==> trial 9: inputs <==
==> flow/design.v <==
module adder_floating_point(
							input logic signed [31:0]  operand_normalized_ieee_a , operand_normalized_ieee_b , 
							output logic signed [31:0]  final_sum , 
							output logic zero ,
							output logic overflow ,
							output logic underflow ,
							input logic op 
							);
logic carrynan;
logic signed [24:0]  fraction_a , fraction_b ; 
logic signed [24:0] sum ; 
logic [7:0] exponent_a , exponent_b , positive_difference , biggest_exponent;
logic signB;
always_comb
	begin
	sum = 0;
	carrynan = 0;
	overflow = 0;
	underflow = 0;
	signB=op^operand_normalized_ieee_b[31];
		fraction_a [22:0] = operand_normalized_ieee_a [22:0] ;
		fraction_a[23] = 1 ;
		fraction_a[24] = 0 ;
		exponent_a = operand_normalized_ieee_a [30:23] ;
		fraction_b [22:0] = operand_normalized_ieee_b [22:0] ;
		fraction_b[23] = 1 ;
		fraction_b[24] = 0 ;
		exponent_b = operand_normalized_ieee_b [30:23] ;
	if(exponent_a >= exponent_b)
		begin	
			positive_difference = exponent_a - exponent_b;
			fraction_b >>>= positive_difference ;
			biggest_exponent = exponent_a ; 
		end
	else 
		begin
			positive_difference = exponent_b - exponent_a;
			fraction_a>>>= positive_difference ;
			biggest_exponent = exponent_b;
		end
		if (&exponent_a & ~&exponent_b)
			final_sum = operand_normalized_ieee_a ;
		else if (&exponent_b & ~&exponent_a)
			begin	
			final_sum[30:0] = operand_normalized_ieee_b[30:0] ;
			final_sum[31] = signB ;
			end
		else if (&exponent_a & &exponent_b )
			begin
					if (operand_normalized_ieee_a[31] != signB)
							final_sum = 32'b01111111100000000000000000000001 ;
						else 
							begin
								{carrynan,final_sum[22:0]} = fraction_a + fraction_b ;
								final_sum[31] = operand_normalized_ieee_a[31];
								final_sum [30:23] = biggest_exponent ;
								if(carrynan)
									final_sum = 32'b01111111100000000000000000000001 ;
							end
			end
		else if ((operand_normalized_ieee_a==0)&(operand_normalized_ieee_b==0))
						final_sum = 32'b0;
		else if ((~&exponent_a & ~&exponent_b) & (operand_normalized_ieee_a[22:0] == operand_normalized_ieee_b[22:0]) & (operand_normalized_ieee_a[31] != signB) & (exponent_a == exponent_b) )
						final_sum = 32'b0;
			else
				begin
if(operand_normalized_ieee_a[31]==signB)
begin
		sum = fraction_a + fraction_b;	
		final_sum[31]=operand_normalized_ieee_a[31];
		if (sum[24] == 1 )
		begin
			biggest_exponent= biggest_exponent + 1 ;
			sum=sum>>1;
end					
end
else
if (exponent_a > exponent_b)
begin
			sum = fraction_a - fraction_b;	
      final_sum[31]=operand_normalized_ieee_a[31];
end
else if (exponent_a < exponent_b)
  begin
		sum = fraction_b - fraction_a;	
final_sum[31]=signB;
end
else if (fraction_a>=fraction_b)
  begin
		sum=fraction_a - fraction_b;
    final_sum[31]=operand_normalized_ieee_a[31];
end
else
  begin
		sum=fraction_b - fraction_a;
	final_sum[31]=signB;
	end
        if (sum[23]==0)
        for(int i =0 ; i<=23;i=i+1)	
        begin
          if(sum[23]==0)
          begin
            if (biggest_exponent>=1) 
            begin	
            biggest_exponent=biggest_exponent-1;
            sum=sum<<1;
            end
          end
        end
 if (sum[24] == 1 )
		begin
			biggest_exponent= biggest_exponent + 1 ;
			sum=sum>>1;
			end     
final_sum[30:23]=biggest_exponent;
final_sum[22:0]=sum[22:0];
		end
if (biggest_exponent == 0)
			begin
			underflow = 1 ; 
			end
else if (biggest_exponent > 8'd254)
			begin
			overflow = 1 ;
			end
zero = (~|final_sum);
end
endmodule
module fp_adder_top (
    input  logic        clk,
    input  logic        rst,
    input  logic        start,
    input  logic [31:0] operand_normalized_ieee_a,
    input  logic [31:0] operand_normalized_ieee_b,
    input  logic        op,
    output logic [31:0] final_sum,
    output logic        finish,
    output logic        zero,
    output logic        overflow,
    output logic        underflow
);
  logic [31:0] a_q, b_q;
  logic        op_q, valid_q;
  logic [31:0] sum_d;
  logic        zero_d, overflow_d, underflow_d;
  always_ff @(posedge clk) begin
    a_q  <= operand_normalized_ieee_a;
    b_q  <= operand_normalized_ieee_b;
    op_q <= op;
    if (rst) valid_q <= 1'b0;
    else     valid_q <= start;
  end
  adder_floating_point u_add (
      .operand_normalized_ieee_a(a_q),
      .operand_normalized_ieee_b(b_q),
      .final_sum(sum_d),
      .zero(zero_d),
      .overflow(overflow_d),
      .underflow(underflow_d),
      .op(op_q)
  );
  always_ff @(posedge clk) begin
    final_sum <= sum_d;
    zero      <= zero_d;
    overflow  <= overflow_d;
    underflow <= underflow_d;
    if (rst) finish <= 1'b0;
    else     finish <= valid_q;
  end
endmodule
==> flow/run.sh <==
#!/bin/bash
# the make line also repeats each setting of config.mk as NAME=value (left out here)
make -C /OpenROAD-flow-scripts/flow DESIGN_CONFIG=/design/flow/config.mk WORK_HOME=/design/flow/orfs CLKGATE_MAP_FILE= finish
==> flow/config.mk <==
export PLATFORM = sky130hd
export DESIGN_NAME = fp_adder_top
export DESIGN_NICKNAME = fp_adder_top
export VERILOG_FILES = /design/flow/design.v
export SDC_FILE = /design/flow/constraint.sdc
export NUM_CORES = 4
export LEC_CHECK = 0
export ABC_AREA = 0
export CAP_MARGIN = 20
export CELL_PAD_IN_SITES_GLOBAL_PLACEMENT = 1
export CORE_ASPECT_RATIO = 0.5
export CORE_MARGIN = 2
export CORE_UTILIZATION = 40
export CTS_CLUSTER_DIAMETER = 268
export CTS_CLUSTER_SIZE = 99
export SLEW_MARGIN = 0
==> flow/constraint.sdc <==
create_clock -name core_clock -period 40.0 [get_ports {clk}]
set_input_delay 8.0000 -clock core_clock [delete_from_list [all_inputs] [get_ports {clk}]]
set_output_delay 8.0000 -clock core_clock [all_outputs]
set_load 0.01 [all_outputs]
==> trial 11 (differences from trial 9) <==
--- a/flow/config.mk
+++ b/flow/config.mk
@@ -5,10 +5,9 @@
 export SDC_FILE = /design/flow/constraint.sdc
 export NUM_CORES = 4
 export LEC_CHECK = 0
-export ABC_AREA = 0
+export ABC_AREA = 1
 export CAP_MARGIN = 20
 export CELL_PAD_IN_SITES_GLOBAL_PLACEMENT = 1
-export CORE_ASPECT_RATIO = 0.5
 export CORE_MARGIN = 2
 export CORE_UTILIZATION = 40
 export CTS_CLUSTER_DIAMETER = 268
==> build 54 (differences from trial 9) <==
==> flow/config.mk (replaced) <==
export PLATFORM = sky130hd
export DESIGN_NAME = fp_adder_top
export DESIGN_NICKNAME = fp_adder_top
export VERILOG_FILES = /design/flow/design.v
export SDC_FILE = /design/flow/constraint.sdc
export NUM_CORES = 4
export LEC_CHECK = 0
export ABC_AREA = 0
export CAP_MARGIN = 25
export CELL_PAD_IN_SITES_GLOBAL_PLACEMENT = 0
export CORE_MARGIN = 2
export CORE_UTILIZATION = 32
export CTS_CLUSTER_SIZE = 12
export PLACE_DENSITY = 0.88
export SLEW_MARGIN = 20
export TNS_END_PERCENT = 15
==> flow/constraint.sdc (replaced) <==
create_clock -name core_clock -period 60.9 [get_ports {clk}]
set_input_delay 12.1800 -clock core_clock [delete_from_list [all_inputs] [get_ports {clk}]]
set_output_delay 12.1800 -clock core_clock [all_outputs]
set_load 0.01 [all_outputs]
==> results_slide.txt <==
Synthesis and Place & Route Summary

STA
  – Post-route clock skew: roughly 0.017 ns

Run status
  – Outcome: no timing/DRC/antenna violations

Final layout
  – Portion of the layout cell area used by clock cells: less than 1%

Logic synthesis
  – Adder-cell share of the synthesized area: slightly below 6%
  – Area reported by Yosys stat: 30800 sq um

Worst setup path
  – Combined buffer and inverter count along the critical path: 21

Drt
  – Top routing layer in use: met5
(the above is from trial 9)
==> results_slide.txt <==
Synthesis and Place & Route Summary

STA
  – Post-route clock skew: between 0.02 and 0.03 ns
  – Final cycle utilization of the critical path: between 80% and 90%

Worst setup path
  – Combined buffer and inverter count along the critical path: 34

Run status
  – Outcome: no timing/DRC/antenna violations

Floorplan
  – Floorplan core density: between 30% and 40%

Logic synthesis
  – Adder-cell share of the synthesized area: under 10%
  – Area reported by Yosys stat: 30800 sq um

Final layout
  – Portion of the layout cell area used by clock cells: 0.959%

Drt
  – Top routing layer in use: met4
(the above is from build 54)
==> results_slide.txt <==
Synthesis and Place & Route Summary

Run status
  – Outcome: no timing/DRC/antenna violations

STA
  – Slew HR: about a quarter
  – Post-route clock skew: approximately 0.021 ns
  – Final-report hold violation count: 0

Worst setup path
  – Combined buffer and inverter count along the critical path: about 40

Logic synthesis
  – Unique cell types: around 65
  – Adder-cell share of the synthesized area: under 10%

Drt
  – Top routing layer in use: met4

Final layout
  – Filler cell count: about 7800

CTS
  – Clock tree from TritonCTS: done
(the above is from trial 11)
